==> run.sh <==
#!/bin/bash
# the make line also repeats each setting of config.mk as NAME=value (left out here)
make -C /OpenROAD-flow-scripts/flow DESIGN_CONFIG=/design/flow/config.mk WORK_HOME=/design/flow/orfs CLKGATE_MAP_FILE= finish
==> config.mk <==
export PLATFORM = sky130hd
export DESIGN_NAME = vga_top
export DESIGN_NICKNAME = vga_top
export VERILOG_FILES = /design/flow/design.v
export SDC_FILE = /design/flow/constraint.sdc
export NUM_CORES = 4
export LEC_CHECK = 0
export CAP_MARGIN = 20
export CELL_PAD_IN_SITES_DETAIL_PLACEMENT = 0
export CELL_PAD_IN_SITES_GLOBAL_PLACEMENT = 3
export CORE_MARGIN = 2
export CORE_UTILIZATION = 40
export CTS_CLUSTER_DIAMETER = 160
export CTS_CLUSTER_SIZE = 42
export GPL_TIMING_DRIVEN = 0
export PLACE_DENSITY = 0.7
export SLEW_MARGIN = 0
==> constraint.sdc <==
create_clock -name core_clock -period 12.0 [get_ports {ClkPort}]
set_input_delay 2.4000 -clock core_clock [delete_from_list [all_inputs] [get_ports {ClkPort}]]
set_output_delay 2.4000 -clock core_clock [all_outputs]
set_load 0.01 [all_outputs]
==> design.v <==
`timescale 1ns / 1ps
module display_controller(
	input clk,  
	input rst,
	output hSync, vSync,
	output reg bright,
	output reg[9:0] hCount, 
	output reg [9:0] vCount  
	);
	always @ (posedge clk, posedge rst)
		begin
		if (rst)
			begin
			hCount <= 0;
			vCount <= 0;
			end
		else if (hCount < 10'd799)
			begin
			hCount <= hCount + 1;
			end
		else if (vCount < 10'd524)
			begin
			hCount <= 0;
			vCount <= vCount + 1;
			end
		else
			begin
			hCount <= 0;
			vCount <= 0;
			end
		end
	assign hSync = (hCount < 96) ? 0:1;
	assign vSync = (vCount < 2) ? 0:1;
	always @(posedge clk, posedge rst)
		begin
		if (rst)
			bright <= 0;
		else if(hCount > 10'd143 && hCount < 10'd784 && vCount > 10'd34 && vCount < 10'd516)
			bright <= 1;
		else
			bright <= 0;
		end	
endmodule
`timescale 1ns / 1ps
module game_control(
	input clk,
	input en,  
	input bright,
	input rst,
	input up, input left, input right, input down,
	input [9:0] hCount, vCount,
	output reg [11:0] rgb,
	output reg [3:0] lives 
   );
	wire block_fill;
	wire block_white_fill_2;
	wire block_white_fill_3;
	wire block_white_fill_4;
	wire block_white_fill_5;
	wire block_white_fill_6;
	wire block_white_fill_7;
	wire block_white_fill_8;
	wire block_white_fill_9;
	wire block_white_fill_10;
	wire block_white_fill_11;
	wire block_red_fill_2;
	wire block_red_fill_3;
	wire block_red_fill_4;
	wire block_red_fill_5;
	wire block_red_fill_6;
	wire block_red_fill_7;
	wire block_red_fill_8;
	wire block_red_fill_9;
	wire block_red_fill_10;
	wire block_red_fill_11;
	wire block_blue_fill_2;
	wire block_blue_fill_3;
	wire block_blue_fill_4;
	wire block_blue_fill_5;
	wire block_blue_fill_6;
	wire block_blue_fill_7;
	wire block_blue_fill_8;
	wire block_blue_fill_9;
	wire block_blue_fill_10;
	wire block_blue_fill_11;
	wire ball_fill;
	wire start_screen;
	wire win_screen;
	wire lost_screen;
	reg [1:0] enablewhite2;
	reg [1:0] enablewhite3;
	reg [1:0] enablewhite4;
	reg [1:0] enablewhite5;
	reg [1:0] enablewhite6;
	reg [1:0] enablewhite7;
	reg [1:0] enablewhite8;
	reg [1:0] enablewhite9;
	reg [1:0] enablewhite10;
	reg [1:0] enablewhite11;
	reg [1:0] enablered2;
	reg [1:0] enablered3;
	reg [1:0] enablered4;
	reg [1:0] enablered5;
	reg [1:0] enablered6;
	reg [1:0] enablered7;
	reg [1:0] enablered8;
	reg [1:0] enablered9;
	reg [1:0] enablered10;
	reg [1:0] enablered11;
	reg [1:0] enableblue2;
	reg [1:0] enableblue3;
	reg [1:0] enableblue4;
	reg [1:0] enableblue5;
	reg [1:0] enableblue6;
	reg [1:0] enableblue7;
	reg [1:0] enableblue8;
	reg [1:0] enableblue9;
	reg [1:0] enableblue10;
	reg [1:0] enableblue11;
	reg reg_down;
	reg [9:0] xpos, ypos;
	reg [9:0] xpos2, ypos2;
	reg [1:0] move;
	reg [1:0] ydirection;
	reg [1:0] ydir_b, ydir_n;
	reg ydir_nset;
	reg [1:0] xdirection;
	reg [1:0] xspeed;
	parameter BLACK  = 12'b0000_0000_0000;
	parameter WHITE  = 12'b1111_1111_1111;
	parameter RED    = 12'b1111_0000_0000;
	parameter GREEN  = 12'b0000_1111_0000;
	parameter GREY   = 12'b0101_0101_0101;
	parameter YELLOW = 12'b1111_1111_0000;
	parameter CYAN   = 12'b0000_1111_1111;
	parameter BLUE   = 12'b0000_0000_1111;
	always@ (*) begin
		if(reg_down == 1)
			if(~bright )	 
				rgb = 12'b0000_0000_0000;
			else if (lives < 1 && lost_screen && !(enableblue2 == 0 && enableblue3 == 0 && enableblue4 == 0 && enableblue5 == 0 && enableblue6 == 0 && enableblue7 == 0 
			&& enableblue8 == 0 && enableblue9 == 0 && enableblue10 == 0 && enableblue11 == 0 && enablered2 == 0 && enablered3 == 0 && enablered4 == 0 
			&& enablered5 == 0 && enablered6 == 0 && enablered7 == 0 && enablered8 == 0 && enablered9 == 0 && enablered10 == 0 && enablered11 == 0 &&
			enablewhite2 == 0 && enablewhite3 == 0 && enablewhite4 == 0 && enablewhite5 == 0 && enablewhite6 == 0 && enablewhite7 == 0 && enablewhite8 == 0 && 
			enablewhite9 == 0 && enablewhite10 == 0 && enablewhite11 == 0))
				rgb = RED;
			else if (lives >= 1 && block_fill && !(enableblue2 == 0 && enableblue3 == 0 && enableblue4 == 0 && enableblue5 == 0 && enableblue6 == 0 && enableblue7 == 0 
			&& enableblue8 == 0 && enableblue9 == 0 && enableblue10 == 0 && enableblue11 == 0 && enablered2 == 0 && enablered3 == 0 && enablered4 == 0 
			&& enablered5 == 0 && enablered6 == 0 && enablered7 == 0 && enablered8 == 0 && enablered9 == 0 && enablered10 == 0 && enablered11 == 0 &&
			enablewhite2 == 0 && enablewhite3 == 0 && enablewhite4 == 0 && enablewhite5 == 0 && enablewhite6 == 0 && enablewhite7 == 0 && enablewhite8 == 0 && 
			enablewhite9 == 0 && enablewhite10 == 0 && enablewhite11 == 0)) 
				rgb = GREY; 
			else if (lives >= 1 && block_white_fill_2 || block_white_fill_3 || block_white_fill_4 || block_white_fill_5 || block_white_fill_6 || block_white_fill_7|| 
			block_white_fill_8 || block_white_fill_9 || block_white_fill_10 || block_white_fill_11) 
				rgb = WHITE; 
			else if (lives >= 1 && block_red_fill_2 || block_red_fill_3 || block_red_fill_4 || block_red_fill_5 || block_red_fill_6 || block_red_fill_7|| 
			block_red_fill_8 || block_red_fill_9 || block_red_fill_10 || block_red_fill_11)
				rgb = RED; 
			else if (lives >= 1 && block_blue_fill_2 || block_blue_fill_3 || block_blue_fill_4 || block_blue_fill_5 || block_blue_fill_6 || block_blue_fill_7|| 
			block_blue_fill_8 || block_blue_fill_9 || block_blue_fill_10 || block_blue_fill_11)
				rgb = BLUE;
			else if (lives >= 1 && ball_fill && !(enableblue2 == 0 && enableblue3 == 0 && enableblue4 == 0 && enableblue5 == 0 && enableblue6 == 0 && enableblue7 == 0 
			&& enableblue8 == 0 && enableblue9 == 0 && enableblue10 == 0 && enableblue11 == 0 && enablered2 == 0 && enablered3 == 0 && enablered4 == 0 
			&& enablered5 == 0 && enablered6 == 0 && enablered7 == 0 && enablered8 == 0 && enablered9 == 0 && enablered10 == 0 && enablered11 == 0 &&
			enablewhite2 == 0 && enablewhite3 == 0 && enablewhite4 == 0 && enablewhite5 == 0 && enablewhite6 == 0 && enablewhite7 == 0 && enablewhite8 == 0 && 
			enablewhite9 == 0 && enablewhite10 == 0 && enablewhite11 == 0))
				rgb = CYAN;
			else if(lives >= 1 && enableblue2 == 0 && enableblue3 == 0 && enableblue4 == 0 && enableblue5 == 0 && enableblue6 == 0 && enableblue7 == 0 
			&& enableblue8 == 0 && enableblue9 == 0 && enableblue10 == 0 && enableblue11 == 0 && enablered2 == 0 && enablered3 == 0 && enablered4 == 0 
			&& enablered5 == 0 && enablered6 == 0 && enablered7 == 0 && enablered8 == 0 && enablered9 == 0 && enablered10 == 0 && enablered11 == 0 &&
			enablewhite2 == 0 && enablewhite3 == 0 && enablewhite4 == 0 && enablewhite5 == 0 && enablewhite6 == 0 && enablewhite7 == 0 && enablewhite8 == 0 && 
			enablewhite9 == 0 && enablewhite10 == 0 && enablewhite11 == 0 && win_screen)
				rgb = GREEN;
			else	
				rgb= BLACK;	
		else
		  if(~bright )	 
		      rgb = 12'b0000_0000_0000;
		  else if (start_screen)
		      rgb = YELLOW;
		  else
		      rgb = BLACK;
	end
	assign block_fill= vCount>=(ypos-5) && vCount<=(ypos+5) && hCount>=(xpos-50) && hCount<=(xpos+50);
	assign start_screen = ((hCount>= 10'd148) && (hCount <= 10'd776)) && ((vCount >= 10'd40) && (vCount <= 10'd600));
	assign win_screen = ((hCount>= 10'd148) && (hCount <= 10'd776)) && ((vCount >= 10'd40) && (vCount <= 10'd600));
	assign lost_screen = ((hCount>= 10'd148) && (hCount <= 10'd776)) && ((vCount >= 10'd40) && (vCount <= 10'd600));
	assign block_white_fill_2= ((hCount>= 10'd148) && (hCount <= 10'd209)) && ((vCount >= 10'd40) && (vCount <= 10'd90) && (enablewhite2)) ? 1 : 0;
	assign block_white_fill_3= ((hCount>= 10'd211) && (hCount <= 10'd272)) && ((vCount >= 10'd40) && (vCount <= 10'd90) && (enablewhite3)) ? 1 : 0;
	assign block_white_fill_4= ((hCount>= 10'd274) && (hCount <= 10'd335)) && ((vCount >= 10'd40) && (vCount <= 10'd90) && (enablewhite4)) ? 1 : 0;
	assign block_white_fill_5= ((hCount>= 10'd337) && (hCount <= 10'd398)) && ((vCount >= 10'd40) && (vCount <= 10'd90) && (enablewhite5)) ? 1 : 0;
	assign block_white_fill_6= ((hCount>= 10'd400) && (hCount <= 10'd461)) && ((vCount >= 10'd40) && (vCount <= 10'd90) && (enablewhite6)) ? 1 : 0;
	assign block_white_fill_7= ((hCount>= 10'd463) && (hCount <= 10'd524)) && ((vCount >= 10'd40) && (vCount <= 10'd90) && (enablewhite7)) ? 1 : 0;
	assign block_white_fill_8= ((hCount>= 10'd526) && (hCount <= 10'd587)) && ((vCount >= 10'd40) && (vCount <= 10'd90) && (enablewhite8)) ? 1 : 0;
	assign block_white_fill_9= ((hCount>= 10'd589) && (hCount <= 10'd650)) && ((vCount >= 10'd40) && (vCount <= 10'd90) && (enablewhite9)) ? 1 : 0;
	assign block_white_fill_10= ((hCount>= 10'd652) && (hCount <= 10'd713)) && ((vCount >= 10'd40) && (vCount <= 10'd90) && (enablewhite10)) ? 1 : 0;
	assign block_white_fill_11= ((hCount>= 10'd715) && (hCount <= 10'd776)) && ((vCount >= 10'd40) && (vCount <= 10'd90) && (enablewhite11)) ? 1 : 0;
	assign block_red_fill_2= ((hCount>= 10'd148) && (hCount <= 10'd209)) && ((vCount >= 10'd91) && (vCount <= 10'd141) && (enablered2)) ? 1 : 0;
	assign block_red_fill_3= ((hCount>= 10'd211) && (hCount <= 10'd272)) && ((vCount >= 10'd91) && (vCount <= 10'd141) && (enablered3)) ? 1 : 0;
	assign block_red_fill_4= ((hCount>= 10'd274) && (hCount <= 10'd335)) && ((vCount >= 10'd91) && (vCount <= 10'd141) && (enablered4)) ? 1 : 0;
	assign block_red_fill_5= ((hCount>= 10'd337) && (hCount <= 10'd398)) && ((vCount >= 10'd91) && (vCount <= 10'd141) && (enablered5)) ? 1 : 0;
	assign block_red_fill_6= ((hCount>= 10'd400) && (hCount <= 10'd461)) && ((vCount >= 10'd91) && (vCount <= 10'd141) && (enablered6)) ? 1 : 0;
	assign block_red_fill_7= ((hCount>= 10'd463) && (hCount <= 10'd524)) && ((vCount >= 10'd91) && (vCount <= 10'd141) && (enablered7)) ? 1 : 0;
	assign block_red_fill_8= ((hCount>= 10'd526) && (hCount <= 10'd587)) && ((vCount >= 10'd91) && (vCount <= 10'd141) && (enablered8)) ? 1 : 0;
	assign block_red_fill_9= ((hCount>= 10'd589) && (hCount <= 10'd650)) && ((vCount >= 10'd91) && (vCount <= 10'd141) && (enablered9)) ? 1 : 0;
	assign block_red_fill_10= ((hCount>= 10'd652) && (hCount <= 10'd713)) && ((vCount >= 10'd91) && (vCount <= 10'd141) && (enablered10)) ? 1 : 0;
	assign block_red_fill_11= ((hCount>= 10'd715) && (hCount <= 10'd776)) && ((vCount >= 10'd91) && (vCount <= 10'd141) && (enablered11)) ? 1 : 0;
	assign block_blue_fill_2= ((hCount>= 10'd148) && (hCount <= 10'd209)) && ((vCount >= 10'd142) && (vCount <= 10'd192) && (enableblue2)) ? 1 : 0;
	assign block_blue_fill_3= ((hCount>= 10'd211) && (hCount <= 10'd272)) && ((vCount >= 10'd142) && (vCount <= 10'd192) && (enableblue3)) ? 1 : 0;
	assign block_blue_fill_4= ((hCount>= 10'd274) && (hCount <= 10'd335)) && ((vCount >= 10'd142) && (vCount <= 10'd192) && (enableblue4)) ? 1 : 0;
	assign block_blue_fill_5= ((hCount>= 10'd337) && (hCount <= 10'd398)) && ((vCount >= 10'd142) && (vCount <= 10'd192) && (enableblue5)) ? 1 : 0;
	assign block_blue_fill_6= ((hCount>= 10'd400) && (hCount <= 10'd461)) && ((vCount >= 10'd142) && (vCount <= 10'd192) && (enableblue6)) ? 1 : 0;
	assign block_blue_fill_7= ((hCount>= 10'd463) && (hCount <= 10'd524)) && ((vCount >= 10'd142) && (vCount <= 10'd192) && (enableblue7)) ? 1 : 0;
	assign block_blue_fill_8= ((hCount>= 10'd526) && (hCount <= 10'd587)) && ((vCount >= 10'd142) && (vCount <= 10'd192) && (enableblue8)) ? 1 : 0;
	assign block_blue_fill_9= ((hCount>= 10'd589) && (hCount <= 10'd650)) && ((vCount >= 10'd142) && (vCount <= 10'd192) && (enableblue9)) ? 1 : 0;
	assign block_blue_fill_10= ((hCount>= 10'd652) && (hCount <= 10'd713)) && ((vCount >= 10'd142) && (vCount <= 10'd192) && (enableblue10)) ? 1 : 0;
	assign block_blue_fill_11= ((hCount>= 10'd715) && (hCount <= 10'd776)) && ((vCount >= 10'd142) && (vCount <= 10'd192) && (enableblue11)) ? 1 : 0;
	assign ball_fill =  (vCount>=(ypos2) && vCount<=(ypos2) && hCount>=(xpos2-10) && hCount<=(xpos2+10) || 
	                     vCount>=(ypos2-1) && vCount<=(ypos2+1) && hCount>=(xpos2-10) && hCount<=(xpos2+10)||
						 vCount>=(ypos2-2) && vCount<=(ypos2+2) && hCount>=(xpos2-10) && hCount<=(xpos2+10)|| 
	                     vCount>=(ypos2-3) && vCount<=(ypos2+3) && hCount>=(xpos2-8) && hCount<=(xpos2+8)||
						 vCount>=(ypos2-4) && vCount<=(ypos2+4) && hCount>=(xpos2-8) && hCount<=(xpos2+8) ||
	                     vCount>=(ypos2-5) && vCount<=(ypos2+5) && hCount>=(xpos2-6) && hCount<=(xpos2+6) ||
						 vCount>=(ypos2-6) && vCount<=(ypos2+6) && hCount>=(xpos2-6) && hCount<=(xpos2+6) ||
	                     vCount>=(ypos2-7) && vCount<=(ypos2+7) && hCount>=(xpos2-4) && hCount<=(xpos2+4)||
						 vCount>=(ypos2-7) && vCount<=(ypos2+7) && hCount>=(xpos2-4) && hCount<=(xpos2+4)||
	                     vCount>=(ypos2-8) && vCount<=(ypos2+8) && hCount>=(xpos2-2) && hCount<=(xpos2+2) ||
	                     vCount>=(ypos2-9) && vCount<=(ypos2+9) && hCount>=(xpos2-1) && hCount<=(xpos2+1));
	always@ (posedge clk, posedge rst)
		begin
			if(rst)
			begin
				reg_down <= 0;
				move <= 0;
			end	
		    else if (en && down) 
				reg_down <= 1;
			else if(en && up && reg_down == 1)
				move <=1;
		end
	always@(posedge clk, posedge rst) 
	begin
		if(rst)
			begin 
				lives <= 3'd3;
				enablewhite2 <= 1;
				enablewhite3 <= 1;
				enablewhite4 <= 1;
				enablewhite5 <= 1;
				enablewhite6 <= 1;
				enablewhite7 <= 1;
				enablewhite8 <= 1;
				enablewhite9 <= 1;
				enablewhite10 <= 1;
				enablewhite11 <= 1;
				enablered2 <= 1;
				enablered3 <= 1;
				enablered4 <= 1;
				enablered5 <= 1;
				enablered6 <= 1;
				enablered7 <= 1;
				enablered8 <= 1;
				enablered9 <= 1;
				enablered10 <= 1;
				enablered11 <= 1;
				enableblue2 <= 1;
				enableblue3 <= 1;
				enableblue4 <= 1;
				enableblue5 <= 1;
				enableblue6 <= 1;
				enableblue7 <= 1;
				enableblue8 <= 1;
				enableblue9 <= 1;
				enableblue10 <= 1;
				enableblue11 <= 1;
				xpos <= 450;
				ypos <= 470;
				xpos2 <= 450;
				ypos2 <= 456;
				ydirection <= 1;
				xdirection <= 2;
				xspeed <= 0;
			end
		else if (en && reg_down == 1)
			begin
			ydir_b = ydirection;
			ydir_n = ydirection;
			ydir_nset = 1'b0;
			if ((ypos2 + 4 > 465) && (ypos2 + 4 < 467) && ydir_b == 0) 
				begin
					if ((xpos2 >= xpos - 50) && (xpos2 <= xpos + 50))
						begin ydir_n = 1; ydir_nset = 1'b1; end
					if ((xpos2 >= xpos - 1) && (xpos2 <= xpos + 1))
						begin
							xdirection <= 2;
							xspeed <= 0;
						end
					if ((xpos2 >= xpos - 50) && (xpos2 <= xpos -27))
						begin
							xdirection <= 0;
							xspeed <= 2;
						end
					if ((xpos2 >= xpos - 26) && (xpos2 <= xpos - 2))
						begin
							xdirection <= 0;
							xspeed <= 1;
						end
					if ((xpos2 >= xpos + 2) && (xpos2 <= xpos + 26))
						begin
							xdirection <= 1;
							xspeed <= 1;
						end
					if ((xpos2 >= xpos + 27) && (xpos2 <= xpos +50))
					begin
						xdirection <= 1;
						xspeed <= 2;
					end
			end
			begin
				if ((ypos2 - 4 <= 192))
					begin
						if ((xpos2 - 10 >= 148) && (xpos2 + 10 <= 210) && (enableblue2))
						begin
							enableblue2 <= 0;
							ydir_b = 0;
						end
						if ((xpos2 - 10 >= 211) && (xpos2 + 10 <= 273) && (enableblue3))
						begin
							enableblue3 <= 0;
							ydir_b = 0;
						end
						if ((xpos2 - 10 >= 274) && (xpos2 + 10 <= 336) && (enableblue4))
						begin
							enableblue4 <= 0;
							ydir_b = 0;
						end
						if ((xpos2 - 10 >= 337) && (xpos2 + 10 <= 399) && (enableblue5))
						begin
							enableblue5 <= 0;
							ydir_b = 0;
						end
						if ((xpos2 - 10 >= 400) && (xpos2 + 10 <= 462) && (enableblue6))
						begin
							enableblue6 <= 0;
							ydir_b = 0;
						end
						if ((xpos2 - 10 >= 461) && (xpos2 + 10 <= 525) && (enableblue7))
						begin
							enableblue7 <= 0;
							ydir_b = 0;
						end
						if ((xpos2 - 10 >= 526) && (xpos2 + 10 <= 588) && (enableblue8))
						begin
							enableblue8 <= 0;
							ydir_b = 0;
						end
						if ((xpos2 - 10 >= 589) && (xpos2 + 10 <= 651) && (enableblue9))
						begin
							enableblue9 <= 0;
							ydir_b = 0;
						end
						if ((xpos2 - 10 >= 652) && (xpos2 + 10 <= 714) && (enableblue10))
						begin
							enableblue10 <= 0;
							ydir_b = 0;
						end
						if ((xpos2 - 10 >= 715) && (xpos2 + 10 <= 778) && (enableblue11))
						begin
							enableblue11 <= 0;
							ydir_b = 0;
						end
					end
			end
			begin
				if ((ypos2 + 4 <= 146) && (ypos2 + 4 >= 142) && (ydir_b == 0))
					begin
						if ((xpos2 - 10 >= 148) && (xpos2 + 10 <= 210) && (enableblue2))
						begin
							enableblue2 <= 0;
							ydir_b = 1;
						end
						if ((xpos2 - 10 >= 211) && (xpos2 + 10 <= 273) && (enableblue3))
						begin
							enableblue3 <= 0;
							ydir_b = 1;
						end
						if ((xpos2 - 10 >= 274) && (xpos2 + 10 <= 336) && (enableblue4))
						begin
							enableblue4 <= 0;
							ydir_b = 1;
						end
						if ((xpos2 - 10 >= 337) && (xpos2 + 10 <= 399) && (enableblue5))
						begin
							enableblue5 <= 0;
							ydir_b = 1;
						end
						if ((xpos2 - 10 >= 400) && (xpos2 + 10 <= 462) && (enableblue6))
						begin
							enableblue6 <= 0;
							ydir_b = 1;
						end
						if ((xpos2 - 10 >= 463) && (xpos2 + 10 <= 525) && (enableblue7))
						begin
							enableblue7 <= 0;
							ydir_b = 1;
						end
						if ((xpos2 - 10 >= 526) && (xpos2 + 10 <= 588) && (enableblue8))
						begin
							enableblue8 <= 0;
							ydir_b = 1;
						end
						if ((xpos2 - 10 >= 589) && (xpos2 + 10 <= 651) && (enableblue9))
						begin
							enableblue9 <= 0;
							ydir_b = 1;
						end
						if ((xpos2 - 10 >= 652) && (xpos2 + 10 <= 714) && (enableblue10))
						begin
							enableblue10 <= 0;
							ydir_b = 1;
						end
						if ((xpos2 - 10 >= 715) && (xpos2 + 10 <= 776) && (enableblue11))
						begin
							enableblue11 <= 0;
							ydir_b = 1;
						end
					end
			end
			begin
				if ((ypos2 - 4 <= 192) && (ypos2 - 4 >= 142))
					begin
						if ((xpos2 - 10 >= 205) && (xpos2 - 10 <= 209) && (enableblue2))
						begin
							enableblue2 <= 0;
							xdirection <= 1;
						end
						if ((xpos2 + 10 >= 148) && (xpos2 + 10 <= 152) && (enableblue2))
						begin
							enableblue2 <= 0;
							xdirection <= 0;
						end
						if ((xpos2 - 10 >= 268) && (xpos2 - 10 <= 272) && (enableblue3))
						begin
							enableblue3 <= 0;
							xdirection <= 1;
						end
						if ((xpos2 + 10 >= 211) && (xpos2 + 10 <= 215) && (enableblue3))
						begin
							enableblue3 <= 0;
							xdirection <= 0;
						end
						if ((xpos2 - 10 >= 331) && (xpos2 - 10 <= 335) && (enableblue4))
						begin
							enableblue4 <= 0;
							xdirection <= 1;
						end
						if ((xpos2 + 10 >= 274) && (xpos2 + 10 <= 278) && (enableblue4))
						begin
							enableblue4 <= 0;
							xdirection <= 0;
						end
						if ((xpos2 - 10 >= 394) && (xpos2 - 10 <= 398) && (enableblue5))
						begin
							enableblue5 <= 0;
							xdirection <= 1;
						end
						if ((xpos2 + 10 >= 337) && (xpos2 + 10 <= 341) && (enableblue5))
						begin
							enableblue5 <= 0;
							xdirection <= 0;
						end
						if ((xpos2 - 10 >= 457) && (xpos2 - 10 <= 461) && (enableblue6))
						begin
							enableblue6 <= 0;
							xdirection <= 1;
						end
						if ((xpos2 + 10 >= 400) && (xpos2 + 10 <= 404) && (enableblue6))
						begin
							enableblue6 <= 0;
							xdirection <= 0;
						end
						if ((xpos2 - 10 >= 520) && (xpos2 - 10 <= 524) && (enableblue7))
						begin
							enableblue7 <= 0;
							xdirection <= 1;
						end
						if ((xpos2 + 10 >= 463) && (xpos2 + 10 <= 467) && (enableblue7))
						begin
							enableblue7 <= 0;
							xdirection <= 0;
						end
						if ((xpos2 - 10 >= 583) && (xpos2 - 10 <= 587) && (enableblue8))
						begin
							enableblue8 <= 0;
							xdirection <= 1;
						end
						if ((xpos2 + 10 >= 526) && (xpos2 + 10 <= 530) && (enableblue8))
						begin
							enableblue8 <= 0;
							xdirection <= 0;
						end
						if ((xpos2 - 10 >= 646) && (xpos2 - 10 <= 650) && (enableblue9))
						begin
							enableblue9 <= 0;
							xdirection <= 1;
						end
						if ((xpos2 + 10 >= 589) && (xpos2 + 10 <= 593) && (enableblue9))
						begin
							enableblue9 <= 0;
							xdirection <= 0;
						end
						if ((xpos2 - 10 >= 709) && (xpos2 - 10 <= 713) && (enableblue10))
						begin
							enableblue10 <= 0;
							xdirection <= 1;
						end
						if ((xpos2 + 10 >= 652) && (xpos2 + 10 <= 656) && (enableblue10))
						begin
							enableblue10 <= 0;
							xdirection <= 0;
						end
						if ((xpos2 - 10 >= 772) && (xpos2 - 10 <= 776) && (enableblue11))
						begin
							enableblue11 <= 0;
							xdirection <= 1;
						end
						if ((xpos2 + 10 >= 715) && (xpos2 + 10 <= 719) && (enableblue11))
						begin
							enableblue11 <= 0;
							xdirection <= 0;
						end
					end
			end
			begin
				if ((ypos2 - 4 <= 141))
					begin
						if ((xpos2 - 10 >= 148) && (xpos2 + 10 <= 210) && (enablered2))
						begin
							enablered2 <= 0;
							ydir_b = 0;
						end
						if ((xpos2 - 10 >= 211) && (xpos2 + 10 <= 273) && (enablered3))
						begin
							enablered3 <= 0;
							ydir_b = 0;
						end
						if ((xpos2 - 10 >= 274) && (xpos2 + 10 <= 336) && (enablered4))
						begin
							enablered4 <= 0;
							ydir_b = 0;
						end
						if ((xpos2 - 10 >= 337) && (xpos2 + 10 <= 399) && (enablered5))
						begin
							enablered5 <= 0;
							ydir_b = 0;
						end
						if ((xpos2 - 10 >= 400) && (xpos2 + 10 <= 462) && (enablered6))
						begin
							enablered6 <= 0;
							ydir_b = 0;
						end
						if ((xpos2 - 10 >= 463) && (xpos2 + 10 <= 525) && (enablered7))
						begin
							enablered7 <= 0;
							ydir_b = 0;
						end
						if ((xpos2 - 10 >= 526) && (xpos2 + 10 <= 588) && (enablered8))
						begin
							enablered8 <= 0;
							ydir_b = 0;
						end
						if ((xpos2 - 10 >= 589) && (xpos2 + 10 <= 651) && (enablered9))
						begin
							enablered9 <= 0;
							ydir_b = 0;
						end
						if ((xpos2 - 10 >= 652) && (xpos2 + 10 <= 714) && (enablered10))
						begin
							enablered10 <= 0;
							ydir_b = 0;
						end
						if ((xpos2 - 10 >= 715) && (xpos2 + 10 <= 778) && (enablered11))
						begin
							enablered11 <= 0;
							ydir_b = 0;
						end
					end
			end	
			begin
				if ((ypos2 + 4 <= 92) && ydir_b == 0)
					begin
						if ((xpos2 - 10 >= 148) && (xpos2 + 10 <= 210) && (enablered2))
						begin
							enablered2 <= 0;
							ydir_b = 1;
						end
						if ((xpos2 - 10 >= 211) && (xpos2 + 10 <= 273) && (enablered3))
						begin
							enablered3 <= 0;
							ydir_b = 1;
						end
						if ((xpos2 - 10 >= 274) && (xpos2 + 10 <= 336) && (enablered4))
						begin
							enablered4 <= 0;
							ydir_b = 1;
						end
						if ((xpos2 - 10 >= 337) && (xpos2 + 10 <= 399) && (enablered5))
						begin
							enablered5 <= 0;
							ydir_b = 1;
						end
						if ((xpos2 - 10 >= 400) && (xpos2 + 10 <= 462) && (enablered6))
						begin
							enablered6 <= 0;
							ydir_b = 1;
						end
						if ((xpos2 - 10 >= 463) && (xpos2 + 10 <= 525) && (enablered7))
						begin
							enablered7 <= 0;
							ydir_b = 1;
						end
						if ((xpos2 - 10 >= 526) && (xpos2 + 10 <= 588) && (enablered8))
						begin
							enablered8 <= 0;
							ydir_b = 1;
						end
						if ((xpos2 - 10 >= 589) && (xpos2 + 10 <= 651) && (enablered9))
						begin
							enablered9 <= 0;
							ydir_b = 1;
						end
						if ((xpos2 - 10 >= 652) && (xpos2 + 10 <= 714) && (enablered10))
						begin
							enablered10 <= 0;
							ydir_b = 1;
						end
						if ((xpos2 - 10 >= 715) && (xpos2 + 10 <= 778) && (enablered11))
						begin
							enablered11 <= 0;
							ydir_b = 1;
						end
					end
			end	
			begin
				if ((ypos2 - 4 <= 141) && (ypos2 - 4 >= 91))
					begin
						if ((xpos2 - 10 >= 205) && (xpos2 - 10 <= 209) && (enablered2))
						begin
							enablered2 <= 0;
							xdirection <= 1;
						end
						if ((xpos2 + 10 >= 148) && (xpos2 + 10 <= 152) && (enablered2))
						begin
							enablered2 <= 0;
							xdirection <= 0;
						end
						if ((xpos2 - 10 >= 268) && (xpos2 - 10 <= 272) && (enablered3))
						begin
							enablered3 <= 0;
							xdirection <= 1;
						end
						if ((xpos2 + 10 >= 211) && (xpos2 + 10 <= 215) && (enablered3))
						begin
							enablered3 <= 0;
							xdirection <= 0;
						end
						if ((xpos2 - 10 >= 331) && (xpos2 - 10 <= 335) && (enablered4))
						begin
							enablered4 <= 0;
							xdirection <= 1;
						end
						if ((xpos2 + 10 >= 274) && (xpos2 + 10 <= 278) && (enablered4))
						begin
							enablered4 <= 0;
							xdirection <= 0;
						end
						if ((xpos2 - 10 >= 394) && (xpos2 - 10 <= 398) && (enablered5))
						begin
							enablered5 <= 0;
							xdirection <= 1;
						end
						if ((xpos2 + 10 >= 337) && (xpos2 + 10 <= 341) && (enablered5))
						begin
							enablered5 <= 0;
							xdirection <= 0;
						end
						if ((xpos2 - 10 >= 457) && (xpos2 - 10 <= 461) && (enablered6))
						begin
							enablered6 <= 0;
							xdirection <= 1;
						end
						if ((xpos2 + 10 >= 400) && (xpos2 + 10 <= 404) && (enablered6))
						begin
							enablered6 <= 0;
							xdirection <= 0;
						end
						if ((xpos2 - 10 >= 520) && (xpos2 - 10 <= 524) && (enablered7))
						begin
							enablered7 <= 0;
							xdirection <= 1;
						end
						if ((xpos2 + 10 >= 463) && (xpos2 + 10 <= 467) && (enablered7))
						begin
							enablered7 <= 0;
							xdirection <= 0;
						end
						if ((xpos2 - 10 >= 583) && (xpos2 - 10 <= 587) && (enablered8))
						begin
							enablered8 <= 0;
							xdirection <= 1;
						end
						if ((xpos2 + 10 >= 526) && (xpos2 + 10 <= 530) && (enablered8))
						begin
							enablered8 <= 0;
							xdirection <= 0;
						end
						if ((xpos2 - 10 >= 646) && (xpos2 - 10 <= 650) && (enablered9))
						begin
							enablered9 <= 0;
							xdirection <= 1;
						end
						if ((xpos2 + 10 >= 589) && (xpos2 + 10 <= 593) && (enablered9))
						begin
							enablered9 <= 0;
							xdirection <= 0;
						end
						if ((xpos2 - 10 >= 709) && (xpos2 - 10 <= 713) && (enablered10))
						begin
							enablered10 <= 0;
							xdirection <= 1;
						end
						if ((xpos2 + 10 >= 652) && (xpos2 + 10 <= 656) && (enablered10))
						begin
							enablered10 <= 0;
							xdirection <= 0;
						end
						if ((xpos2 - 10 >= 772) && (xpos2 - 10 <= 776) && (enablered11))
						begin
							enablered11 <= 0;
							xdirection <= 1;
						end
						if ((xpos2 + 10 >= 715) && (xpos2 + 10 <= 719) && (enablered11))
						begin
							enablered11 <= 0;
							xdirection <= 0;
						end
					end
			end
			begin
				if ((ypos2 - 4 <= 90))
					begin
						if ((xpos2 - 10 >= 148) && (xpos2 + 10 <= 210) && (enablewhite2))
						begin
							enablewhite2 <= 0;
							ydir_b = 0;
						end
						if ((xpos2 - 10 >= 211) && (xpos2 + 10 <= 273) && (enablewhite3))
						begin
							enablewhite3 <= 0;
							ydir_b = 0;
						end
						if ((xpos2 - 10 >= 274) && (xpos2 + 10 <= 336) && (enablewhite4))
						begin
							enablewhite4 <= 0;
							ydir_b = 0;
						end
						if ((xpos2 - 10 >= 337) && (xpos2 + 10 <= 399) && (enablewhite5))
						begin
							enablewhite5 <= 0;
							ydir_b = 0;
						end
						if ((xpos2 - 10 >= 400) && (xpos2 + 10 <= 462) && (enablewhite6))
						begin
							enablewhite6 <= 0;
							ydir_b = 0;
						end
						if ((xpos2 - 10 >= 463) && (xpos2 + 10 <= 525) && (enablewhite7))
						begin
							enablewhite7 <= 0;
							ydir_b = 0;
						end
						if ((xpos2 - 10 >= 526) && (xpos2 + 10 <= 588) && (enablewhite8))
						begin
							enablewhite8 <= 0;
							ydir_b = 0;
						end
						if ((xpos2 - 10 >= 589) && (xpos2 + 10 <= 651) && (enablewhite9))
						begin
							enablewhite9 <= 0;
							ydir_b = 0;
						end
						if ((xpos2 - 10 >= 652) && (xpos2 + 10 <= 714) && (enablewhite10))
						begin
							enablewhite10 <= 0;
							ydir_b = 0;
						end
						if ((xpos2 - 10 >= 715) && (xpos2 + 10 <= 778) && (enablewhite11))
						begin
							enablewhite11 <= 0;
							ydir_b = 0;
						end
					end
			end
			begin
				if ((ypos2 - 4 <= 90) && (ypos2 - 4 >= 40))
					begin
						if ((xpos2 - 10 >= 205) && (xpos2 - 10 <= 209) && (enablewhite2))
						begin
							enablewhite2 <= 0;
							xdirection <= 1;
						end
						if ((xpos2 + 10 >= 148) && (xpos2 + 10 <= 152) && (enablewhite2))
						begin
							enablewhite2 <= 0;
							xdirection <= 0;
						end
						if ((xpos2 - 10 >= 268) && (xpos2 - 10 <= 272) && (enablewhite3))
						begin
							enablewhite3 <= 0;
							xdirection <= 1;
						end
						if ((xpos2 + 10 >= 211) && (xpos2 + 10 <= 215) && (enablewhite3))
						begin
							enablewhite3 <= 0;
							xdirection <= 0;
						end
						if ((xpos2 - 10 >= 331) && (xpos2 - 10 <= 335) && (enablewhite4))
						begin
							enablewhite4 <= 0;
							xdirection <= 1;
						end
						if ((xpos2 + 10 >= 274) && (xpos2 + 10 <= 278) && (enablewhite4))
						begin
							enablewhite4 <= 0;
							xdirection <= 0;
						end
						if ((xpos2 - 10 >= 394) && (xpos2 - 10 <= 398) && (enablewhite5))
						begin
							enablewhite5 <= 0;
							xdirection <= 1;
						end
						if ((xpos2 + 10 >= 337) && (xpos2 + 10 <= 341) && (enablewhite5))
						begin
							enablewhite5 <= 0;
							xdirection <= 0;
						end
						if ((xpos2 - 10 >= 457) && (xpos2 - 10 <= 461) && (enablewhite6))
						begin
							enablewhite6 <= 0;
							xdirection <= 1;
						end
						if ((xpos2 + 10 >= 400) && (xpos2 + 10 <= 404) && (enablewhite6))
						begin
							enablewhite6 <= 0;
							xdirection <= 0;
						end
						if ((xpos2 - 10 >= 520) && (xpos2 - 10 <= 524) && (enablewhite7))
						begin
							enablewhite7 <= 0;
							xdirection <= 1;
						end
						if ((xpos2 + 10 >= 463) && (xpos2 + 10 <= 467) && (enablewhite7))
						begin
							enablewhite7 <= 0;
							xdirection <= 0;
						end
						if ((xpos2 - 10 >= 583) && (xpos2 - 10 <= 587) && (enablewhite8))
						begin
							enablewhite8 <= 0;
							xdirection <= 1;
						end
						if ((xpos2 + 10 >= 526) && (xpos2 + 10 <= 530) && (enablewhite8))
						begin
							enablewhite8 <= 0;
							xdirection <= 0;
						end
						if ((xpos2 - 10 >= 646) && (xpos2 - 10 <= 650) && (enablewhite9))
						begin
							enablewhite9 <= 0;
							xdirection <= 1;
						end
						if ((xpos2 + 10 >= 589) && (xpos2 + 10 <= 593) && (enablewhite9))
						begin
							enablewhite9 <= 0;
							xdirection <= 0;
						end
						if ((xpos2 - 10 >= 709) && (xpos2 - 10 <= 713) && (enablewhite10))
						begin
							enablewhite10 <= 0;
							xdirection <= 1;
						end
						if ((xpos2 + 10 >= 652) && (xpos2 + 10 <= 656) && (enablewhite10))
						begin
							enablewhite10 <= 0;
							xdirection <= 0;
						end
						if ((xpos2 - 10 >= 772) && (xpos2 - 10 <= 776) && (enablewhite11))
						begin
							enablewhite11 <= 0;
							xdirection <= 1;
						end
						if ((xpos2 + 10 >= 715) && (xpos2 + 10 <= 719) && (enablewhite11))
						begin
							enablewhite11 <= 0;
							xdirection <= 0;
						end
					end
			end
		if ((ypos2 - 4 <= 41) && (ydir_b)) 
			begin ydir_n = 0; ydir_nset = 1'b1; end
		if ((xpos2 - 5 <= 147) && (xdirection == 0)) 
			xdirection <= 1;
		if ((xpos2 + 5 >= 777) && (xdirection == 1)) 
			xdirection <= 0;
		if(move && ypos2 <= 475)
			begin
				if (ydir_b == 1)
					ypos2 <= ypos2 - 2;
				else if (ydir_b == 0)
					ypos2 <= ypos2 + 2;
				else if (ydir_b == 2)
					ypos2 <= ypos2 - 1;
				if (xdirection == 0)
				begin
					if (xspeed == 2)
					begin
						if( xpos2 - 4 >= 148)
							xpos2 <= xpos2 - 4;
					end
					else if (xspeed == 1)
					begin
						if( xpos2 - 2 >= 148)
							xpos2 <= xpos2 - 2;
					end
				end
				else if (xdirection == 1)
				begin
					if (xspeed == 2)
					begin
						if( xpos2 + 4 <= 776)
							xpos2 <= xpos2 + 4;
					end
					else if (xspeed == 1)
					begin
						if( xpos2 + 2 <= 776)
							xpos2 <= xpos2 + 2;
					end
				end
				else if (xdirection == 2)
				begin
					xpos2 <= xpos2;
				end
			end
		else if (ypos2 >= 471)
			begin 
				lives <= lives - 3'd1;
				if (ypos2 >= 472)
					begin
						xpos <= 450;
						ypos <= 470;
						xpos2 <= 450;
						ypos2 <= 456;
						begin ydir_n = 1; ydir_nset = 1'b1; end
						xdirection <= 2;
					end
			end
		if(right) 
			begin
				xpos<=xpos+4;  
				if(xpos>=730)  
					xpos<=730;
			end
		else if(left) 
			begin
				xpos<=xpos-4;
				if(xpos<=200)
					xpos<=200;
			end
			ydirection <= ydir_nset ? ydir_n : ydir_b;
		end
	end
endmodule
module display_lives(
	input clk,
	input[3:0] displayNumber,
	output reg [3:0] anode,
	output reg [6:0] ssdOut	
    );
	reg [20:0] refresh;
	reg [3:0] LEDNumber;
	wire [1:0] LEDCounter;
	always @ (posedge clk)
	begin
		refresh <= refresh + 21'd1;
	end
	assign LEDCounter = refresh[20:19];
	always @ (*)
	 begin
		begin
			anode = 4'b1110;
			LEDNumber = displayNumber;
		end	
	end
	always @ (*)
    begin
        case (LEDNumber)
        4'd0: ssdOut = 7'b0000001;     
        4'd1: ssdOut = 7'b1001111; 
        4'd2: ssdOut = 7'b0010010; 
        4'd3: ssdOut = 7'b0000110;  
        default: ssdOut = 7'b0000110; 
        endcase
    end
endmodule
`timescale 1ns / 1ps
module vga_top(
	input ClkPort,
	input BtnC,
	input BtnU,
	input BtnD,
	input BtnR,
	input BtnL,
	input MoveTick,  
	output hSync, vSync,
	output [3:0] vgaR, vgaG, vgaB,
	output An0, An1, An2, An3, An4, An5, An6, An7,
	output Ca, Cb, Cc, Cd, Ce, Cf, Cg, Dp,
	output MemOE, MemWR, RamCS, QuadSpiFlashCS
	);
	wire Reset;
	assign Reset=BtnC;
	wire bright;
	wire[9:0] hc, vc;
	wire[3:0] lives;
	wire [6:0] ssdOut;
	wire [3:0] anode;
	wire [11:0] rgb;
	display_controller dc(.clk(ClkPort), .rst(Reset), .hSync(hSync), .vSync(vSync), .bright(bright), .hCount(hc), .vCount(vc));
	game_control sc(.clk(ClkPort), .en(MoveTick), .bright(bright), .rst(BtnC), .up(BtnU), .down(BtnD),.left(BtnL),.right(BtnR),.hCount(hc), .vCount(vc), .rgb(rgb), .lives(lives));
	display_lives cnt(.clk(ClkPort), .displayNumber(lives), .anode(anode), .ssdOut(ssdOut));
	assign vgaR = rgb[11 : 8];
	assign vgaG = rgb[7  : 4];
	assign vgaB = rgb[3  : 0];
	assign {MemOE, MemWR, RamCS, QuadSpiFlashCS} = 4'b1111;
	assign {An7, An6, An5, An4, An3, An2, An1, An0} = {4'b1111, anode};
	assign {Ca, Cb, Cc, Cd, Ce, Cf, Cg} = ssdOut[6 : 0];
	assign Dp = 1'b1;  
endmodule
==> results of run 1 <==
[per-stage QoR]
stage	cells	util [%]	total power [mW]	area (sq um)	setup WS (ns)
after floorplan	3024	-	2.866	22960	5.129
after global placement	3806	42.77	3.847	24170	1.033
after detailed placement	3819	43.19	3.909	24400	2.759
after CTS	3851	44.24	4.479	24990	2.242
after global routing	3854	44.35	4.898	25050	1.855
final	3854	44.35	4.558	25050	2.203
[routing by layer]
| metal | track usage (%) | vias up | share of wire (%) | wire (um) |
|---|---|---|---|---|
| met3 | 5.001 | 238 | 8.0 | 8585 |
| met2 | 54.84 | 1290 | 44 | 46750 |
| li1 | - | 11310 | - | - |
| met4 | 13.61 | 0 | 3.9 | 4200 |
| met5 | 0 | - | 0 | 0 |
| met1 | 49.22 | 12190 | 44 | 47700 |
[final cells by class]
type                       instances  area (sq um)
fill                            5854         31440
multi-input combinational       2639         18780
sequential                       120          3059
tap                              756         945.9
buffer                           156         754.5
timing repair buffer              42         515.5
clock buffer                      19         452.9
inverter                         109         414.1
clock inverter                    13         136.4
==> flow report, run 1 <==
STA
---------------------------------------------------------------------------------
Worst slew slack as a fraction of its limit ........................       17.83%
Final Max-Slew Violation Tally .....................................            0
Period utilisation layout ..........................................       81.64%
Sum Neg Setup Slack ................................................         0 ns
Final critical delay including setup and external delays ...........     9.797 ns
Highest Clock Rate .................................................    102.1 MHz
Layout Skew ........................................................   0.01254 ns
Actual transition at the worst max-transition pin ..................     1.223 ns
Setup repair after global routing missed its margin ................        false
# setup viols final ................................................            0
Tightest hold margin ...............................................    0.4662 ns
Hold violation total from the final report .........................            0

YOSYS
---------------------------------------------------------------------------------
Cell Area, Synth ...................................................  22910 sq um
Most common cell in the netlist ....................................         ha_1
Count of synthesis-stage warnings from yosys .......................            3
Sequential cell area fraction in the yosys report ..................       13.35%
Post-synth regs ....................................................          120
Number of cell instances after yosys synthesis .....................         3012
Gate Count Post-Synth ..............................................         3012
Portion of netlist area occupied by mux cells ......................       1.179%
Compound-gate portion of the synthesized area ......................       26.40%
Yosys Chip Area ....................................................  22910 sq um
Cell type with the largest total area after synthesis ..............         ha_1
Number of library cell types mapped by synthesis ...................          122
Number of flops mapped to enable cells by yosys ....................            0
Top FF cell, synth .................................................      dfrtp_1
Area contributors post-synth ....................................... ha_1 (21%), dfrtp_1 (8.2%), xnor2_1 (7.9%)
Ys async rst share .................................................       100.0%
Commonest cells in the netlist ..................................... ha_1 (377), nand2_1 (281), nor2_1 (265)
Area share of the largest cell type after synthesis ................       20.59%
Xor/xnor share .....................................................       8.693%
Prevailing logic family in the synthesized netlist ................. AND-OR/OR-AND gates
Area fraction in full adders, half adders and majority gates .......       20.67%
Syn avg cell area ..................................................  7.608 sq um
Area share of and/or/nand/nor cells after synthesis ................       24.59%

CTS
---------------------------------------------------------------------------------
Clk slew on worst S/H paths ........................................      0.07 ns
Resized cells post-CTS .............................................            0
TritonCTS clock tree ...............................................          yes
CTS buffer count ...................................................           17
Depth of the CTS H-tree ............................................            4
Post CTS Setup Buffer Count ........................................            0
Source-to-sink clock delay at the later pin of the worst-skew pair .      0.47 ns
Clock buffer depth .................................................            2
TritonCTS sink count ...............................................          120
Cts-stage hold buffer count ........................................            0
Root buffer cell ...................................................    clkbuf_16

WORST SETUP PATH
---------------------------------------------------------------------------------
Crit path to .......................................................      vgaG[2]
Length in cells of the worst reg-to-reg path .......................           17
Combined buffer and inverter count along the critical path .........            7
Cell type group with the largest total delay on the critical path .. buffers and inverters
Class of the most critical setup path .............................. flop to output port
Longest individual stage delay on the worst path ...................      0.92 ns
Capture point of the worst reg-to-reg path ......................... sc.enablered3[1]
Maximum fanout along the worst path ................................           15
Series of cell instances along the critical path ................... clkbuf_1 > inv_1 > ha_1 > clkbuf_1 > clkbuf_1 > inv_1 > ha_1 > a21oi_1 > o21bai_1 > a21o_1 > a21o_1 > a21oi_1 > nor2b_1 > o21ai_0 > a21oi_1 > o32a_1 > a21o_1 > and3_1 > a22oi_1 > buf_4 > clkdlybuf4s50_1
Critical-path cell with the highest stage delay ....................      dfrtp_1
Data required, critical path .......................................      9.60 ns
Logic depth of the worst setup path including buffers ..............           21
CP Launch Point ....................................................  sc.xpos2[2]
Crit path arrival time .............................................      7.40 ns
Category of the worst setup path capture point .....................  output port
Register-to-Register Setup Slack ...................................      4.32 ns
Critical R2R Launch ................................................  sc.xpos2[2]
Critical path startpoint category ..................................         flop

PLACEMENT
---------------------------------------------------------------------------------
Global placer's final weighted congestion ..........................       0.9911
Final HPWL DP ......................................................     83.64 mm
Port-buffer cells ..................................................           26

ROUTE
---------------------------------------------------------------------------------
Number of remaining DRC errors .....................................            0
Post-DR wirelength/cell ............................................     27.82 um
Via count of the routed design .....................................        25020
Detailed-routing iteration count for the pre-antenna-repair pass ...            8
Final antenna-violating net count ..................................            0
Mean number of vias per cell .......................................        6.492
Routed wire length .................................................     107.2 mm
Number of antenna diodes ...........................................            0
First-iteration detailed-routing DRC count .........................         2671

POWER AND IR DROP
---------------------------------------------------------------------------------
Static power due to leakage ........................................     10.88 nW
Power attributed to combinational cells ............................      3.44 mW
Clock group share of total power ...................................        12.1%
Comb pwr share .....................................................        75.4%
Flop pwr share .....................................................        12.5%
Net switching fraction of the power ................................       56.58%
Switching Power ....................................................     2.578 mW
Power consumed by sequential cells .................................     0.571 mW
Maximum vdd ir drop ................................................    0.1053 mV
Cell-internal power ................................................     1.979 mW
Power drawn by the clock network ...................................     0.551 mW
Power per cell area ................................................ 181.9 nW/um^2
Biggest power consumer among the groups ............................ combinational cells

CELLS AND AREA
---------------------------------------------------------------------------------
Area delta synth->final ............................................       9.337%
Number of nets in the final layout .................................         3469

WORST HOLD PATH
---------------------------------------------------------------------------------
WHS Endpoint ....................................................... sc.enablewhite10[0]
Worst Hold Class ................................................... flop to flop
Worst hold stages ..................................................            2
Hold path startpoint ............................................... sc.enablewhite10[0]

GLOBAL ROUTE
---------------------------------------------------------------------------------
Number of global-route vias before repair ..........................        23760
Overflow after GRT .................................................            0
Total GRT Usage ....................................................       35.31%
Pin count of the biggest net entering global routing ...............           89
Global-route wire length before repair .............................     158.3 mm
Number of antenna violations at the first check in global routing ..            1

DIE
---------------------------------------------------------------------------------
I/O pin count ......................................................           41
Standard-cell rows .................................................           87
Total die area .....................................................  59220 sq um
Die Width ..........................................................     243.3 um
Die span in y ......................................................     243.3 um
Core area ..........................................................  56500 sq um
Floorplan-stage core utilization ...................................       40.56%

RUN STATUS
---------------------------------------------------------------------------------
Status .............................................................  timing/DRC/antenna clean

JOB
---------------------------------------------------------------------------------
Tool warning count .................................................           92
Max-cap check violation count ......................................            0

==> inputs of run 2 (changes only) <==
Settings changed: CELL_PAD_IN_SITES_DETAIL_PLACEMENT 0 to not set, CELL_PAD_IN_SITES_GLOBAL_PLACEMENT 3 to 1, CORE_ASPECT_RATIO set to 0.5, CORE_UTILIZATION 40 to 60, CTS_CLUSTER_DIAMETER 160 to 174, CTS_CLUSTER_SIZE 42 to 98, GPL_ROUTABILITY_DRIVEN set to 0, GPL_TIMING_DRIVEN 0 to not set, HOLD_SLACK_MARGIN set to 0.28, PLACE_DENSITY 0.7 to 0.35, SLEW_MARGIN 0 to 20, TNS_END_PERCENT set to 5.
==> flow report, run 2 <==
CTS
---------------------------------------------------------------------------------
Clk slew on worst S/H paths ........................................      0.06 ns   about the same
Clock buffer depth .................................................            2   unchanged
Root buffer cell ...................................................    clkbuf_16
Depth of the CTS H-tree ............................................            4   unchanged
Source-to-sink clock delay at the later pin of the worst-skew pair .      0.46 ns   about the same
CTS buffer count ...................................................           17   unchanged
TritonCTS clock tree ...............................................          yes
Post CTS Setup Buffer Count ........................................            0   unchanged
TritonCTS sink count ...............................................          120   unchanged
Cts-stage hold buffer count ........................................            0   unchanged
Resized cells post-CTS .............................................            0   unchanged

CELLS AND AREA
---------------------------------------------------------------------------------
Filler-free cell count of the finished design ......................         3471   -9.9%
Fill count .........................................................         3491   -40%
Number of nets in the final layout .................................         3343   -3.6%
Share of the core filled with cells in the final layout ............       64.08%   +20 points
Area delta synth->final ............................................       4.963%

WORST SETUP PATH
---------------------------------------------------------------------------------
Class of the most critical setup path .............................. flop to output port
Crit path to .......................................................      vgaG[2]
CP Launch Point ....................................................  sc.xpos2[3]
Critical path startpoint category ..................................         flop
Logic depth of the worst setup path including buffers ..............           18   -14%
Combined buffer and inverter count along the critical path .........            4   -3
Capture point of the worst reg-to-reg path ......................... sc.enablered3[1]
Series of cell instances along the critical path ................... buf_4 > inv_1 > ha_1 > nor3b_1 > and3_1 > nand2_1 > xnor2_1 > ha_1 > o21a_1 > o221ai_1 > nor3_1 > and4_1 > a2111oi_0 > buf_4 > a21o_1 > and3_1 > a22oi_1 > clkdlybuf4s50_1
Maximum fanout along the worst path ................................           28   +13
Category of the worst setup path capture point .....................  output port
Cell type group with the largest total delay on the critical path .. simple AND/OR/NAND/NOR gates
Critical R2R Launch ................................................  sc.xpos2[3]
Critical-path cell with the highest stage delay ....................      nor3b_1
Longest individual stage delay on the worst path ...................      0.68 ns   -0.24 ns
Register-to-Register Setup Slack ...................................      5.44 ns   +1.12 ns
Data required, critical path .......................................      9.60 ns   about the same
Length in cells of the worst reg-to-reg path .......................           15   -2
Crit path arrival time .............................................      6.34 ns   -1.06 ns

STA
---------------------------------------------------------------------------------
Hold violation total from the final report .........................            0   unchanged
Worst path setup slack after routing ...............................     3.258 ns   +1.055 ns
Worst slew slack as a fraction of its limit ........................       18.56%   +0.73 points
Tightest hold margin ...............................................    0.4513 ns   -0.01488 ns
Actual transition at the worst max-transition pin ..................     1.214 ns   -0.008901 ns
Sum Neg Setup Slack ................................................         0 ns   unchanged
Layout Skew ........................................................   0.01307 ns   +0.0005329 ns
Period utilisation layout ..........................................       72.85%   -8.8 points
# setup viols final ................................................            0   unchanged
Final Max-Slew Violation Tally .....................................            0   unchanged
Final critical delay including setup and external delays ...........     8.742 ns   -1.055 ns
Highest Clock Rate .................................................    114.4 MHz   +12%
Setup repair after global routing missed its margin ................        false

POWER AND IR DROP
---------------------------------------------------------------------------------
Power drawn by the clock network ...................................     0.526 mW   -4.5%
Cell-internal power ................................................     1.941 mW   -1.9%
Biggest power consumer among the groups ............................ combinational cells
Power per cell area ................................................ 180.7 nW/um^2   -0.65%
Net switching fraction of the power ................................       55.34%   -1.2 points
Comb pwr share .....................................................        73.3%   -2.1 points
Power attributed to combinational cells ............................      3.18 mW   -7.6%
Static power due to leakage ........................................     10.62 nW   -2.4%
Flop pwr share .....................................................        14.6%   +2.1 points
Maximum vdd ir drop ................................................    0.1173 mV   +11%
Switching Power ....................................................     2.405 mW   -6.7%
Clock group share of total power ...................................        12.1%   about the same
Power consumed by sequential cells .................................     0.636 mW   +11%

YOSYS
---------------------------------------------------------------------------------
Syn avg cell area ..................................................  7.608 sq um   unchanged
Prevailing logic family in the synthesized netlist ................. AND-OR/OR-AND gates
Commonest cells in the netlist ..................................... ha_1 (377), nand2_1 (281), nor2_1 (265)
Number of cell instances after yosys synthesis .....................         3012   unchanged
Cell type with the largest total area after synthesis ..............         ha_1
Area share of the largest cell type after synthesis ................       20.59%   unchanged
Number of library cell types mapped by synthesis ...................          122   unchanged
Ys async rst share .................................................       100.0%   unchanged
Cell Area, Synth ...................................................  22910 sq um   unchanged
Compound-gate portion of the synthesized area ......................       26.40%   unchanged
Xor/xnor share .....................................................       8.693%   unchanged
Yosys Chip Area ....................................................  22910 sq um   unchanged
Most common cell in the netlist ....................................         ha_1
Gate Count Post-Synth ..............................................         3012   unchanged
Count of synthesis-stage warnings from yosys .......................            3   unchanged
Area fraction in full adders, half adders and majority gates .......       20.67%   unchanged
Sequential cell area fraction in the yosys report ..................       13.35%   unchanged
Number of flops mapped to enable cells by yosys ....................            0   unchanged
Area share of and/or/nand/nor cells after synthesis ................       24.59%   unchanged
Area contributors post-synth ....................................... ha_1 (21%), dfrtp_1 (8.2%), xnor2_1 (7.9%)
Post-synth regs ....................................................          120   unchanged
Portion of netlist area occupied by mux cells ......................       1.179%   unchanged
Top FF cell, synth .................................................      dfrtp_1

GLOBAL ROUTE
---------------------------------------------------------------------------------
Number of global-route vias before repair ..........................        22830   -3.9%
Global-route wire length before repair .............................     136.4 mm   -14%
Pin count of the biggest net entering global routing ...............           66   -26%
Total GRT Usage ....................................................       44.44%   +9.1 points
Number of antenna violations at the first check in global routing ..            5   +4
Overflow after GRT .................................................            0   unchanged

ROUTE
---------------------------------------------------------------------------------
Post-DR wirelength/cell ............................................     25.76 um   -7.4%
Number of remaining DRC errors .....................................            0   unchanged
Mean number of vias per cell .......................................        7.084   +9.1%
Via count of the routed design .....................................        24590   -1.7%
Detailed-routing iteration count for the pre-antenna-repair pass ...            7   -1
Length of routed met2 wiring .......................................     36.19 mm   -23%
WL met1 ............................................................     36.40 mm   -24%
Routed wire length .................................................     89.40 mm   -17%
Highest routed metal layer .........................................         met5
Routed length on met3 ..............................................     12.65 mm   +47%
Final antenna-violating net count ..................................            0   unchanged
First-iteration detailed-routing DRC count .........................         3788   +42%

RUN STATUS
---------------------------------------------------------------------------------
Status .............................................................  timing/DRC/antenna clean

WORST HOLD PATH
---------------------------------------------------------------------------------
Worst hold stages ..................................................            2   unchanged
WHS Endpoint ....................................................... sc.enablewhite10[0]
Hold path startpoint ............................................... sc.enablewhite10[0]
Worst Hold Class ................................................... flop to flop

DIE
---------------------------------------------------------------------------------
Die span in y ......................................................     142.2 um   -42%
Total die area .....................................................  39860 sq um   -33%
I/O pin count ......................................................           41   unchanged
Floorplan-stage core utilization ...................................       61.05%   +20 points
Standard-cell rows .................................................           50   -43%
Die Width ..........................................................     280.4 um   +15%
Core area ..........................................................  37540 sq um   -34%

PLACEMENT
---------------------------------------------------------------------------------
Port-buffer cells ..................................................           26   unchanged
Number of instances in the placed design ...........................         3434   -10%
Post-placement worst setup slack ...................................     4.066 ns   +1.307 ns
Final HPWL DP ......................................................     68.06 mm   -19%

JOB
---------------------------------------------------------------------------------
Max-cap check violation count ......................................            0   unchanged
Tool warning count .................................................           92   unchanged

run 2: cell type report:
cell class / instances / area [sq um] / area share, %
Antenna cell: 5 / 12.51 / 0.05202
Clock inverter: 14 / 135.1 / 0.5618
Timing Repair Buffer: 72 / 605.6 / 2.518
Sequential cell: 120 / 3062 / 12.73
Multi-Input combinational cell: 2639 / 18770 / 78.03
Inverter: 109 / 411.6 / 1.711
Tap cell: 494 / 618.1 / 2.570
Clock buffer: 18 / 439.2 / 1.826
run 2: metal layers:
metal / vias up / global-route usage [%]
li1: 11060 / -
met3: 364 / 15.23
met4: 2 / 19.59
met5: - / 0
met2: 1729 / 65.24
met1: 11430 / 58.94
run 2: metrics by stage:
step           cell area, sq um  power (mW)
2_1_floorplan             22960       2.866
3_3_place_gp              23440       3.646
3_5_place_dp              23450       3.690
4_1_cts                   24020       4.230
5_1_grt                   24040       4.663
6_report                  24050       4.347
==> inputs of run 3 (changes only) <==
Settings changed: ABC_AREA set to 1, CELL_PAD_IN_SITES_GLOBAL_PLACEMENT 1 to not set, CORE_ASPECT_RATIO 0.5 to 1.08, CORE_UTILIZATION 60 to 58, CTS_CLUSTER_DIAMETER 174 to not set, CTS_CLUSTER_SIZE 98 to 27, GPL_ROUTABILITY_DRIVEN 0 to 1, GPL_TIMING_DRIVEN set to 1, HOLD_SLACK_MARGIN 0.28 to not set, PLACE_DENSITY 0.35 to not set, TNS_END_PERCENT 5 to 35.
Clock period 12.0 ns to 4.92 ns, I/O delays scaled along.
==> flow report, run 3 <==
RUN STATUS
---------------------------------------------------------------------------------
Status ............................................................. failed layout checks
Violated Checks .................................................... negative setup slack

WORST SETUP PATH
---------------------------------------------------------------------------------
Combined buffer and inverter count along the critical path .........            3   -1
Cell type group with the largest total delay on the critical path .. simple AND/OR/NAND/NOR gates
Register-to-Register Setup Slack ...................................      0.21 ns   -5.23 ns
Series of cell instances along the critical path ................... nand2_2 > nor3_4 > buf_4 > buf_4 > nand3_1 > xor2_1 > ha_1 > nand2_1 > o311ai_0 > nand2_1 > o21ai_0 > nand2_1 > a21oi_2 > a21oi_2 > nand2_2 > nand2_2 > nand2_2 > nand3_2 > nand2_1 > nand3_1 > nand2_1 > buf_2
Length in cells of the worst reg-to-reg path .......................           26   +11
Critical R2R Launch ................................................  sc.xpos2[3]
Longest individual stage delay on the worst path ...................      0.55 ns   -0.13 ns
Critical path startpoint category ..................................         flop
Logic depth of the worst setup path including buffers ..............           22   +4
Category of the worst setup path capture point .....................  output port
Capture point of the worst reg-to-reg path ......................... sc.ydirection[0]
Crit-path most repeated cell .......................................      nand2_1
Class of the most critical setup path .............................. flop to output port
Maximum fanout along the worst path ................................            2   -93%
Crit path to .......................................................      vgaG[3]
Data required, critical path .......................................      3.94 ns   -5.66 ns
Critical-path cell with the highest stage delay ....................      dfstp_2
Crit path arrival time .............................................      4.13 ns   -2.21 ns
CP Launch Point ....................................................  sc.ypos2[7]

ROUTE
---------------------------------------------------------------------------------
Mean number of vias per cell .......................................        6.658   -6.0%
Highest routed metal layer .........................................         met5
Post-DR wirelength/cell ............................................     23.85 um   -7.4%
Number of remaining DRC errors .....................................            0   unchanged
Final antenna-violating net count ..................................            0   unchanged
Routed length on met3 ..............................................     17.35 mm   +37%
WL met1 ............................................................     42.63 mm   +17%
Routed wire length .................................................     118.1 mm   +32%
Detailed-routing iteration count for the pre-antenna-repair pass ...           10   +3
First-iteration detailed-routing DRC count .........................         4927   +30%
Via count of the routed design .....................................        32970   +34%
Length of routed met2 wiring .......................................     47.74 mm   +32%

YOSYS
---------------------------------------------------------------------------------
Prevailing logic family in the synthesized netlist ................. simple AND/OR/NAND/NOR gates
Post-synth regs ....................................................          120   unchanged
Area share of and/or/nand/nor cells after synthesis ................       35.25%   +11 points
Number of library cell types mapped by synthesis ...................           82   -33%
Commonest cells in the netlist ..................................... nand2_1 (678), nor2_1 (601), inv_1 (506)
Syn avg cell area ..................................................  6.338 sq um   -17%
Count of synthesis-stage warnings from yosys .......................            3   unchanged
Top FF cell, synth .................................................      dfrtp_1
Sequential cell area fraction in the yosys report ..................       11.99%   -1.4 points
Compound-gate portion of the synthesized area ......................       18.47%   -7.9 points
Ys async rst share .................................................       100.0%   unchanged
Portion of netlist area occupied by mux cells ......................           0%   -1.2 points
Xor/xnor share .....................................................       5.138%   -3.6 points
Most common cell in the netlist ....................................      nand2_1
Number of flops mapped to enable cells by yosys ....................            0   unchanged
Cell type with the largest total area after synthesis ..............         ha_1
Gate Count Post-Synth ..............................................         4027   +34%
Yosys Chip Area ....................................................  25520 sq um   +11%
Area contributors post-synth ....................................... ha_1 (18%), nand2_1 (10%), nor2_1 (8.8%)
Area share of the largest cell type after synthesis ................       18.48%   -2.1 points
Area fraction in full adders, half adders and majority gates .......       18.48%   -2.2 points
Cell Area, Synth ...................................................  25520 sq um   +11%
Number of cell instances after yosys synthesis .....................         4027   +34%

POWER AND IR DROP
---------------------------------------------------------------------------------
Switching Power ....................................................     13.30 mW   +450%
Static power due to leakage ........................................     15.27 nW   +44%
Comb pwr share .....................................................        85.4%   +12 points
Flop pwr share .....................................................         8.5%   -6.1 points
Maximum vdd ir drop ................................................    0.5081 mV   +330%
Power consumed by sequential cells .................................      1.83 mW   +190%
Power per cell area ................................................ 699.5 nW/um^2   +290%
Cell-internal power ................................................     8.155 mW   +320%
Clock group share of total power ...................................         6.0%   -6.1 points
Power attributed to combinational cells ............................      18.3 mW   +480%
Biggest power consumer among the groups ............................ combinational cells
Power drawn by the clock network ...................................      1.29 mW   +150%
Net switching fraction of the power ................................       61.99%   +6.7 points
Final total power ..................................................     21.46 mW   +390%

STA
---------------------------------------------------------------------------------
Worst slew slack as a fraction of its limit ........................       19.21%   +0.65 points
Layout Skew ........................................................   0.01972 ns   +0.006651 ns
Final Max-Slew Violation Tally .....................................            0   unchanged
Final critical delay including setup and external delays ...........     5.113 ns
Worst path setup slack after routing ...............................   -0.1929 ns   -3.451 ns
Tightest hold margin ...............................................    0.4411 ns   -0.01018 ns
Period utilisation layout ..........................................       103.9%   +31 points
Hold violation total from the final report .........................            0   unchanged
# setup viols final ................................................           10   +10
Setup repair after global routing missed its margin ................         true
Highest Clock Rate .................................................    195.6 MHz
Actual transition at the worst max-transition pin ..................     1.196 ns   -0.01803 ns

CELLS AND AREA
---------------------------------------------------------------------------------
Filler-free cell count of the finished design ......................         4951   +43%
Area delta synth->final ............................................       20.19%
Number of nets in the final layout .................................         4753   +42%
Final design area excluding fillers ................................  30670 sq um   +28%
Share of the core filled with cells in the final layout ............       70.85%   +6.8 points

DIE
---------------------------------------------------------------------------------
Standard-cell rows .................................................           79   +58%
Total die area .....................................................  45700 sq um   +15%
Floorplan-stage core utilization ...................................       58.95%   -2.1 points
Core area ..........................................................  43290 sq um   +15%
Die span in y ......................................................       222 um   +56%
Die Width ..........................................................     205.9 um   -27%
I/O pin count ......................................................           41   unchanged

WORST HOLD PATH
---------------------------------------------------------------------------------
Worst hold stages ..................................................            2   unchanged
Hold path startpoint ............................................... sc.enablered9[0]
WHS Endpoint ....................................................... sc.enablered9[0]
Worst Hold Class ................................................... flop to flop

JOB
---------------------------------------------------------------------------------
Tool warning count .................................................           94   +2.2%
Max-cap check violation count ......................................            0   unchanged

PLACEMENT
---------------------------------------------------------------------------------
Global placer's final weighted congestion ..........................        1.115
Number of instances in the placed design ...........................         4869   +42%
Final HPWL DP ......................................................     92.01 mm   +35%
Port-buffer cells ..................................................           26   unchanged
Placement-stage cell area ..........................................  28640 sq um   +22%

CTS
---------------------------------------------------------------------------------
Depth of the CTS H-tree ............................................            4   unchanged
TritonCTS clock tree ...............................................          yes
Root buffer cell ...................................................    clkbuf_16
Source-to-sink clock delay at the later pin of the worst-skew pair .      0.52 ns   +0.06 ns
Clk slew on worst S/H paths ........................................      0.07 ns   about the same
TritonCTS sink count ...............................................          120   unchanged
CTS buffer count ...................................................           17   unchanged
Clock buffer depth .................................................            2   unchanged

GLOBAL ROUTE
---------------------------------------------------------------------------------
Global-route wire length before repair .............................     175.6 mm   +29%
Number of antenna violations at the first check in global routing ..            3   -2
Total GRT Usage ....................................................       50.02%   +5.6 points
Pin count of the biggest net entering global routing ...............           83   +26%
Number of global-route vias before repair ..........................        31110   +36%
Overflow after GRT .................................................            0   unchanged

-- run 3: final cells by class --
type	instances	area, sq um
Clock buffer	18	429.2
Timing Repair Buffer	421	3356
Inverter	565	2163
Multi-Input combinational cell	3244	20830
Tap cell	567	709.4
Clock inverter	14	112.6
Fill cell	3656	12620
Sequential cell	120	3065
Antenna cell	2	5.005
-- run 3: stage by stage --
stage | worst slack, ns | TNS [ns]
final | -0.1929 | -1.042
after global routing | -0.2783 | -2.128
after detailed placement | -0.2816 | -1.709
after CTS | -0.09399 | -0.4463
after floorplan | 0.1296 | 0
after global placement | -0.1549 | -0.9207
-- run 3: layer usage --
metal | up-vias | track usage (%)
met5 | - | 0
met4 | 2 | 35.46
met3 | 790 | 16.77
met2 | 2744 | 71.76
met1 | 14980 | 62.25
li1 | 14450 | -
-- run 3: timing repair --
item / in CTS / in global routing
resized: 203 / 130
buffers inserted: 28 / 22
hold buffers: 0 / 0
setup endpoints to repair: 12 / 13
cloned: 0 / 0
pin swaps: 70 / 54
Power and IR drop assume default switching activity.
